Setup of oak:
// UART_FIFO
module UART_FIFO(
    input clk,
    input reset,
    input [7:0] data_in,
    input data_valid,
    output [7:0] data_out
    );
Size in the first run: about 400 flip-flops, ~19 I/O pins, ~20000 um^2 of cells after synthesis.
Settings: LEC_CHECK=0, ABC_AREA=1, CAP_MARGIN=20, CELL_PAD_IN_SITES_DETAIL_PLACEMENT=0, CELL_PAD_IN_SITES_GLOBAL_PLACEMENT=0, CORE_ASPECT_RATIO=0.91, CORE_MARGIN=2, CORE_UTILIZATION=72, CTS_CLUSTER_DIAMETER=38, CTS_CLUSTER_SIZE=79, GPL_ROUTABILITY_DRIVEN=1, PLACE_DENSITY_LB_ADDON=0.2, SETUP_SLACK_MARGIN=1.01, SLEW_MARGIN=0; clock period 3.43 ns.
run.sh (not shown) runs the stock make flow with config.mk's settings and CLKGATE_MAP_FILE=.
oak reached the final stage; the timing, DRC and antenna checks on its layout passed.
## Diff of input files: pine against oak
Settings: CTS_CLUSTER_SIZE now 72, was 79; PLACE_DENSITY_LB_ADDON no longer set, was 0.2; SLEW_MARGIN now 20, was 0; CELL_PAD_IN_SITES_DETAIL_PLACEMENT no longer set, was 0; GPL_ROUTABILITY_DRIVEN now 0, was 1; CORE_ASPECT_RATIO no longer set, was 0.91; CELL_PAD_IN_SITES_GLOBAL_PLACEMENT no longer set, was 0; CTS_CLUSTER_DIAMETER no longer set, was 38.
Results
pine | status: complete | timing, DRC, antenna: pass. Re met3 layer usage reported by global route: pine and oak aren't equal, and the lower value belongs to pine. Largest net degree at the start of global routing was lower in pine than in oak. Delta (pine minus oak): cell area moved down; setup slack after layout moved up; cell area after placement level.
Edits applied to the flow inputs when going from pine to birch:
Settings: a deleted CTS_CLUSTER_SIZE that had been 72; a change of SETUP_SLACK_MARGIN from 1.01 to -0.24; a deleted GPL_ROUTABILITY_DRIVEN that had been 0.
- On worst hold slack across all endpoints, birch does better than pine.
- Going from pine to birch, overall routed net length went down by 3.4%, instance count on the critical path went up by 3.
#### Input delta (maple over birch)
Settings: SETUP_SLACK_MARGIN now 1.02, was -0.24; PLACE_DENSITY_LB_ADDON now 0.0, previously not set; ABC_AREA no longer set, was 1.
### Flow results
- As far as number of port buffers is concerned, birch and maple perform about the same.
- birch → maple: clock sink total comparable; hold slack now smaller.
- Per the comparison of maple with birch, layout overhead on the synthesized area went up by 4.0 points; cell area decreased about 2.5%; fraction of synthesized cell area in xor and xnor cells has increased.
- First-pass iteration count of the detailed router, birch and maple, higher one = maple.
- maple vs birch: global-route wire length before repair down in maple
- Looking at critical path's slowest cell, the sky130_fd_sc_hd__nor2_1 result is from birch; the sky130_fd_sc_hd__a21oi_2 one comes from maple.
- The worst hold path class comes out in2async in one run and reg2reg in the other, namely in maple and birch respectively.
- Compared with birch, in maple routed wire length dropped about 19%, number of multi-input combinational cells in the layout dropped 802, post-layout worst setup margin climbed 0.26 ns.
Relative to maple, the following input files were edited for cedar:
Settings: an added CTS_CLUSTER_DIAMETER of 29; an added CTS_CLUSTER_SIZE of 49; an added CORE_ASPECT_RATIO of 0.9.
==> results <==
cedar has completed all stages; timing, DRC and antenna checks passed.
Final critical delay including setup and external delays: cedar higher than maple
The final worst slack of cedar was inferior to that of maple.
The type of the tightest min-delay check comes out in2async in one run and reg2reg in the other, namely in maple and cedar respectively.
Reported for cedar and maple, number of buffers between clock root and the deepest sink turned out identical to the last digit.
First-pass GRT wire length (cedar vs. maple) increases by more than 10%
From cedar to maple, multiplexer fraction of the synthesized cell area did not move at all.
Summary of cedar over maple: H-tree level count picked up an extra 1; peak supply drop lost about 6.6%.
Diff cedar and maple: first-iteration DRC count lower in maple
Compared with maple, the detailed router inserted more vias in cedar.
Compared cedar against maple; clock-pin slew on the worst setup and hold paths within noise.
Number of buffers inserted by hold repair at cts: cedar vs maple — no meaningful difference

========
## job 1994
UART_FIFO again, from the RTL that the note above started with.
make LEC_CHECK=0 CAP_MARGIN=20 CORE_MARGIN=2 CORE_UTILIZATION=72 CTS_CLUSTER_DIAMETER=393 PLACE_DENSITY_LB_ADDON=0.0 SETUP_SLACK_MARGIN=1.02 SLEW_MARGIN=20 TNS_END_PERCENT=5 finish   # period 3.43 ns
## Diff of input files: job 5814 against job 1994
- changing SETUP_SLACK_MARGIN from 1.02 to -0.11
- setting CTS_CLUSTER_SIZE to 72 for the first time
- removing CTS_CLUSTER_DIAMETER (formerly 393)
- setting ABC_AREA to 1 for the first time
- removing TNS_END_PERCENT (formerly 5)
- removing PLACE_DENSITY_LB_ADDON (formerly 0.0)
Findings:
Job 5814 ended with less worst-case headroom to the max-slew limit than job 1994. Looking at worst hold slack across both flows, job 5814 is the stronger of the two, with job 1994 trailing. On final total power: between job 5814 and job 1994, it ends up higher for job 1994. Job 5814 against job 1994; first-iteration DRC count is up by more than a quarter. Note that the final routed wirelength across all metal layers recorded for job 1994 amounts to 0.827 times the value seen in job 5814. In job 5814, the clock skew came out 0.0030 ns above the value in job 1994. Going from job 1994 to job 5814, layout overhead on the synthesized area shows a reduction of 3.3 points; final area increased 670 sq um.
## Diff of input files: job 2314 against job 5814
- SETUP_SLACK_MARGIN: -0.11 -> 1.01
- CTS_CLUSTER_SIZE: 72 -> 79
- PLACE_DENSITY_LB_ADDON: unset -> 0.19
### Flow results
Looking at the reports, job 2314 completed the entire flow and the layout it produced met the timing, DRC and antenna checks. In job 2314 the portion of total power attributed to the clock network turned out 1.3 points higher than in job 5814. Job 5814 was smaller in final cell area than job 2314. Summary — pin slew with the least headroom to its limit, job 2314 relative to job 5814: lower, by 0.048 ns. Job 2314 and job 5814 ended up with nearly the same hold slack.
Here is what was changed in the inputs of job 9992 compared with job 2314.
- PLACE_DENSITY_LB_ADDON: 0.19 -> unset
- CTS_CLUSTER_SIZE: 79 -> unset
- SETUP_SLACK_MARGIN: 1.01 -> 0.92
- ABC_AREA: 1 -> unset
==> results <==
The final layouts of job 2314 and job 9992 pass the timing, DRC and antenna checks. Overall power consumption (job 9992 vs. job 2314) increases by a few percent. On worst setup timing slack at the placement stage: job 9992 sits below job 2314. Of job 2314 and job 9992, the run reporting the higher via count was job 2314. Capture point of the worst path = m4.F4.rd_data[1]$_DFFE_PP0P_: job 2314; capture point of the worst path = m4.F4.mem[8][3]$_DFFE_PP0P_: job 9992. Min area fraction in full adders, half adders and majority gates across job 2314 and job 9992: job 2314. Compared with job 2314, in job 9992 clock power share down 4.6 points, critical path depth in cells down 4, max-slew violation count flat. Area of the multi-input gates for job 9992: 340 sq um down relative to job 2314. sky130_fd_sc_hd__dfrtp_1 as the critical-path cell with the highest stage delay was reported by job 2314, and sky130_fd_sc_hd__a21oi_2 by job 9992.
The following lists how job 632 was set up differently from job 9992:
- setting ABC_AREA to 1 for the first time
- changing SETUP_SLACK_MARGIN from 0.92 to -0.24
- setting CTS_CLUSTER_SIZE to 94 for the first time
- setting PLACE_DENSITY_LB_ADDON to 0.2 for the first time
- setting HOLD_SLACK_MARGIN to 0.29 for the first time
Notes after the runs:
| highest achievable clock rate | job 632 vs job 9992 | better |. Critical path capture point: m2.F4.mem[11][7]$_DFFE_PP0P_ -> job 632, m4.F4.mem[8][3]$_DFFE_PP0P_ -> job 9992. [job 632] number of cells on the critical path rose 3 relative to job 9992. On job 632: arrival time reported for the critical path endpoint is 0.02 ns lower than what job 9992 gave. From job 9992 to job 632, first-pass detailed-route iteration total did not move at all. The combinational group share of total power reported for job 632 is smaller than that of job 9992 by 3.8 points. Looking at launch point of the critical path, the m2.F0.wr_ptr[0]$_DFFE_PP0P_ result is from job 632; the m4.F0.wr_ptr[2]$_DFFE_PP0P_ one comes from job 9992. On clock group power, job 9992 tracks job 632 almost exactly. Relative to job 9992, the global-route wire length before repair of job 632 is higher by 18 mm. Final cycle utilization of the critical path in job 632 vs job 9992: down 0.70 points. Summary of job 632 over job 9992: post-layout net count went up 935; number of non-clock inverters in the layout up about 300%; total leakage power saw an increase.
### job 632 -> job 4482
- removing CTS_CLUSTER_SIZE (formerly 94)
- removing ABC_AREA (formerly 1)
- setting CTS_CLUSTER_DIAMETER to 91 for the first time
- changing CORE_UTILIZATION from 72 to 71
- changing SETUP_SLACK_MARGIN from -0.24 to 1.02
- changing PLACE_DENSITY_LB_ADDON from 0.2 to 0.09
- removing HOLD_SLACK_MARGIN (formerly 0.29)
### Flow results
Per-instance average area after synthesis (job 4482 over job 632): increase, 4.3 sq um. In job 4482 the aggregate routed wire length turned out about 16% lower than in job 632. Worst-case hold slack (higher): job 632. Diff job 632 -> job 4482 | multi-input gate share of total cell area | increase of 0.32 points. Final critical-path setup slack, job 4482 and job 632: larger value in job 4482. Against job 632 as the reference, job 4482 delivers a higher upper clock frequency limit. NOTE routability-driven placement congestion ratio job 632->job 4482 decreased by more than 10%. Looking at worst setup timing slack at the placement stage, job 4482 sits 0.28 ns below job 632. Area taken by flip-flops and latches delta (job 632 -> job 4482): insignificant. Run comparison: job 4482 classification of the worst-slack hold path in -> async; job 632 classification of the worst-slack hold path reg -> reg.

========
exp/tundra:
UART_FIFO again, from the RTL that the note above started with.
clock: 3.5 ns
lec_check: 0
abc_area: 1
cap_margin: 20
core_aspect_ratio: 1.45
core_margin: 2
core_utilization: 72
cts_cluster_size: 16
setup_slack_margin: 1.02
slew_margin: 20
### exp/tundra -> exp/amber
- clearing CORE_ASPECT_RATIO, which used to be 1.45
- swapping 72 for 16 in CORE_UTILIZATION
- clearing CTS_CLUSTER_SIZE, which used to be 16
- clearing ABC_AREA, which used to be 1
- clearing SETUP_SLACK_MARGIN, which used to be 1.02
- swapping 3.5 for 6.18 in the clock period (ns, I/O delays scaled along)
Findings:
Taking exp/tundra over exp/amber, the mean number of vias per cell ratio works out to 1.6. Summary of exp/amber over exp/tundra: number of detailed-route iterations in the first pass lost 2, share of total power in the clock network went down, filler cell count +10700.
#### Input delta (exp/raven over exp/amber)
- a change of CORE_UTILIZATION from 16 to 68
- an added PLACE_DENSITY of 0.36
- an added CTS_CLUSTER_SIZE of 98
- a change of the clock period (ns, I/O delays scaled along) from 6.18 to 12.8
## What came out
Initial antenna violation count: exp/amber vs exp/raven identical
Against exp/amber, placeable core region in exp/raven came out better.
The total half-perimeter wirelength after legalization and detailed placement of exp/raven falls short of that of exp/amber by 580 um.
Diff exp/amber..exp/raven | count of cells resized by post-cts repair | unchanged
Changes in exp/nickel relative to exp/raven:
- ABC_AREA newly set to 1
- CORE_UTILIZATION changed from 68 to 72
- CTS_CLUSTER_SIZE removed (was 98)
- PLACE_DENSITY removed (was 0.36)
- the clock period (ns, I/O delays scaled along) changed from 12.8 to 3.5
==> comparison <==
exp/nickel reached the final stage; the timing, DRC and antenna checks on its layout passed. exp/nickel against exp/raven: die boundary width ~0 delta, fraction of area in non-clock buffers +0.43 points, final-layout worst hold slack -33 ps. From exp/raven to exp/nickel the numbers moved as follows: routed wirelength normalized by instance count decreased 2.7 um, post-layout utilization of the core increased 3.8 points. The clock power share in exp/nickel sits 1.7 points above the value recorded for exp/raven. Of the two candidates, exp/raven has the better area of all placed cells without fillers and exp/nickel the worse one. On final cell count: between exp/nickel and exp/raven, it ends up higher for exp/nickel.
The following lists how exp/violet was set up differently from exp/nickel:
- swapping 72 for 66 in CORE_UTILIZATION
- clearing ABC_AREA, which used to be 1
- swapping 3.5 for 6.19 in the clock period (ns, I/O delays scaled along)
==> results <==
exp/violet went all the way through synthesis, placement and routing and the layout is clean on timing, DRC and antenna. exp/violet ended up with multiplexers as its combinational family with the most area after synthesis; exp/nickel ended up with simple AND/OR/NAND/NOR gates. When exp/violet is measured against exp/nickel, its worst endpoint required time turns out 2620 ps higher. Non-clock buffer count for exp/violet: 9 down relative to exp/nickel. Diff exp/nickel -> exp/violet: met3 usage decreased by 1.1 points relative to the old numbers, final clock period utilization by the worst path decreased by 30 points relative to the old numbers, part of the total power dissipated in the clock network closely matched the old numbers. Looking only at number of cells in the design after placement, and setting everything else aside, the lower value of exp/violet and exp/nickel goes to exp/violet. Summary of exp/violet over exp/nickel: global-route usage went down, overall via count from detail_route has decreased. exp/violet has multi-input combinational cell count below what exp/nickel had.

========
UART_FIFO again, from the RTL that the note above started with.
clock: 3.43 ns
lec_check: 0
abc_area: 1
cap_margin: 20
cell_pad_in_sites_detail_placement: 0
cell_pad_in_sites_global_placement: 0
core_aspect_ratio: 0.91
core_margin: 2
core_utilization: 72
cts_cluster_diameter: 38
cts_cluster_size: 99
gpl_routability_driven: 1
hold_slack_margin: -0.08
place_density: 0.35
setup_slack_margin: 1.01
slew_margin: 15
The baseline finished clean.
Change:
--- a/flow/config.mk
+++ b/flow/config.mk
@@ -6,5 +6,4 @@
 export NUM_CORES = 4
 export LEC_CHECK = 0
-export ABC_AREA = 1
 export CAP_MARGIN = 20
 export CELL_PAD_IN_SITES_DETAIL_PLACEMENT = 0
@@ -14,8 +13,8 @@
 export CORE_UTILIZATION = 72
 export CTS_CLUSTER_DIAMETER = 38
-export CTS_CLUSTER_SIZE = 99
 export GPL_ROUTABILITY_DRIVEN = 1
-export HOLD_SLACK_MARGIN = -0.08
-export PLACE_DENSITY = 0.35
+export HOLD_SLACK_MARGIN = 0.3
+export PLACE_DENSITY_LB_ADDON = 0.2
 export SETUP_SLACK_MARGIN = 1.01
-export SLEW_MARGIN = 15
+export SLEW_MARGIN = 0
+export TNS_END_PERCENT = 10
The new run completed with no timing, DRC or antenna violations.
Sequential share of layout area climbs by 1.8 points.
Synthesized cell count falls by 39%.
Routed wire length came out lower by 22%.
Clock skew increases by 0.013 ns.
Total power came out higher by 7.4%.
Utilization goes up by 2.3 points.
Via count went down by 28%.
Register-to-register slack got worse by 0.20 ns.
Change:
==> flow/config.mk (replaced) <==
export PLATFORM = sky130hd
export DESIGN_NAME = UART_FIFO
export DESIGN_NICKNAME = UART_FIFO
export VERILOG_FILES = /design/flow/design.v
export SDC_FILE = /design/flow/constraint.sdc
export NUM_CORES = 4
export LEC_CHECK = 0
export ABC_AREA = 1
export CAP_MARGIN = 20
export CORE_MARGIN = 2
export CORE_UTILIZATION = 72
export CTS_CLUSTER_SIZE = 72
export PLACE_DENSITY_LB_ADDON = 0.19
export SETUP_SLACK_MARGIN = 1.01
export SLEW_MARGIN = 20
Result: The changed run passed the timing, DRC and antenna checks; synthesized cell count increases by well over a third; global-route usage rises by 3.5 points; design area grows by a few percent.
Change:
--- a/flow/config.mk
+++ b/flow/config.mk
@@ -6,10 +6,7 @@
 export NUM_CORES = 4
 export LEC_CHECK = 0
-export ABC_AREA = 1
 export CAP_MARGIN = 20
 export CORE_MARGIN = 2
 export CORE_UTILIZATION = 72
-export CTS_CLUSTER_SIZE = 72
-export PLACE_DENSITY_LB_ADDON = 0.19
 export SETUP_SLACK_MARGIN = 1.01
 export SLEW_MARGIN = 20
Result: Synthesized cell count goes down by well over a third. Wire length goes down by about a fifth. Final area goes down by a few percent.
Change:
--- a/flow/config.mk
+++ b/flow/config.mk
@@ -9,4 +9,6 @@
 export CORE_MARGIN = 2
 export CORE_UTILIZATION = 72
-export SETUP_SLACK_MARGIN = 1.01
+export CTS_CLUSTER_DIAMETER = 25
+export PLACE_DENSITY = 0.35
+export SETUP_SLACK_MARGIN = 1.02
 export SLEW_MARGIN = 20
What happened: Via count is higher by 11%. Clock skew climbs by 0.015 ns. Sequential power is higher by about 1%. Sequential share of layout area went down by 4.3 points. Final area rises by 10%. Die area stays the same. Global-route usage grows by 5.1 points. Critical path depth is higher by 1. Flip-flop count does not change. Hold slack loses 0.039 ns.

========
Setup of alpha:
UART_FIFO again, from the RTL that the note above started with.
==> flow/design.v (excerpt) <==
module UART_FIFO(
    input clk,
    input reset,
    input [7:0] data_in,
    input data_valid,
    output [7:0] data_out
    );
export LEC_CHECK = 0
export ABC_AREA = 1
export CAP_MARGIN = 20
export CORE_ASPECT_RATIO = 0.89
export CORE_MARGIN = 2
export CORE_UTILIZATION = 72
export CTS_CLUSTER_DIAMETER = 95
export CTS_CLUSTER_SIZE = 15
export GPL_ROUTABILITY_DRIVEN = 0
export GPL_TIMING_DRIVEN = 1
export PLACE_DENSITY_LB_ADDON = 0.05
export SETUP_SLACK_MARGIN = 1.16
export SLEW_MARGIN = 20
create_clock -name core_clock -period 9.6 [get_ports {clk}]
Setup changes, alpha to beta
Settings: GPL_TIMING_DRIVEN removed (was 1); GPL_ROUTABILITY_DRIVEN removed (was 0); SETUP_SLACK_MARGIN changed from 1.16 to 1.01; PLACE_DENSITY_LB_ADDON changed from 0.05 to 0.19; CTS_CLUSTER_DIAMETER removed (was 95); CTS_CLUSTER_SIZE changed from 15 to 80; CORE_ASPECT_RATIO removed (was 0.89); the clock period (ns, I/O delays scaled along) changed from 9.6 to 3.43.
[summary]
The combinational power share of beta falls short of that of alpha by 1.7 points.
Met3 routed wirelength: beta vs alpha down about 27%
Measured against each other, beta and alpha differ in number of setup buffers added after CTS, the lower figure coming from alpha.
Looking at most heavily used metal layer in global routing, the met1 result is from alpha; the met2 one comes from beta.
Compare beta and alpha | initial core utilization lower: alpha
Detailed route, beta vs alpha: via total higher for beta
Non-clock buffer count: beta and alpha compared, lower one is alpha
Note that the clock power recorded for alpha amounts to 0.24 times the value seen in beta.
Going from alpha to beta, total wire length higher; multi-input combinational cell count essentially unchanged; multi-input logic area picked up an extra 1.1%.
The following lists how gamma was set up differently from beta:
Settings: a change of SETUP_SLACK_MARGIN from 1.01 to -0.24; an added HOLD_SLACK_MARGIN of 0.29; a change of PLACE_DENSITY_LB_ADDON from 0.19 to 0.2; a change of CTS_CLUSTER_SIZE from 80 to 86.
Results
gamma ended with more power drawn by the sequential cells than beta. The final reports for gamma and beta show area growth from synthesis to layout lower in the former. In terms of final worst hold slack, gamma and beta differ only marginally. Note that the clock tree buffer count of the final layout recorded for gamma amounts to 0.915 times the value seen in beta.
Power is estimated from default activity; no workload was simulated.
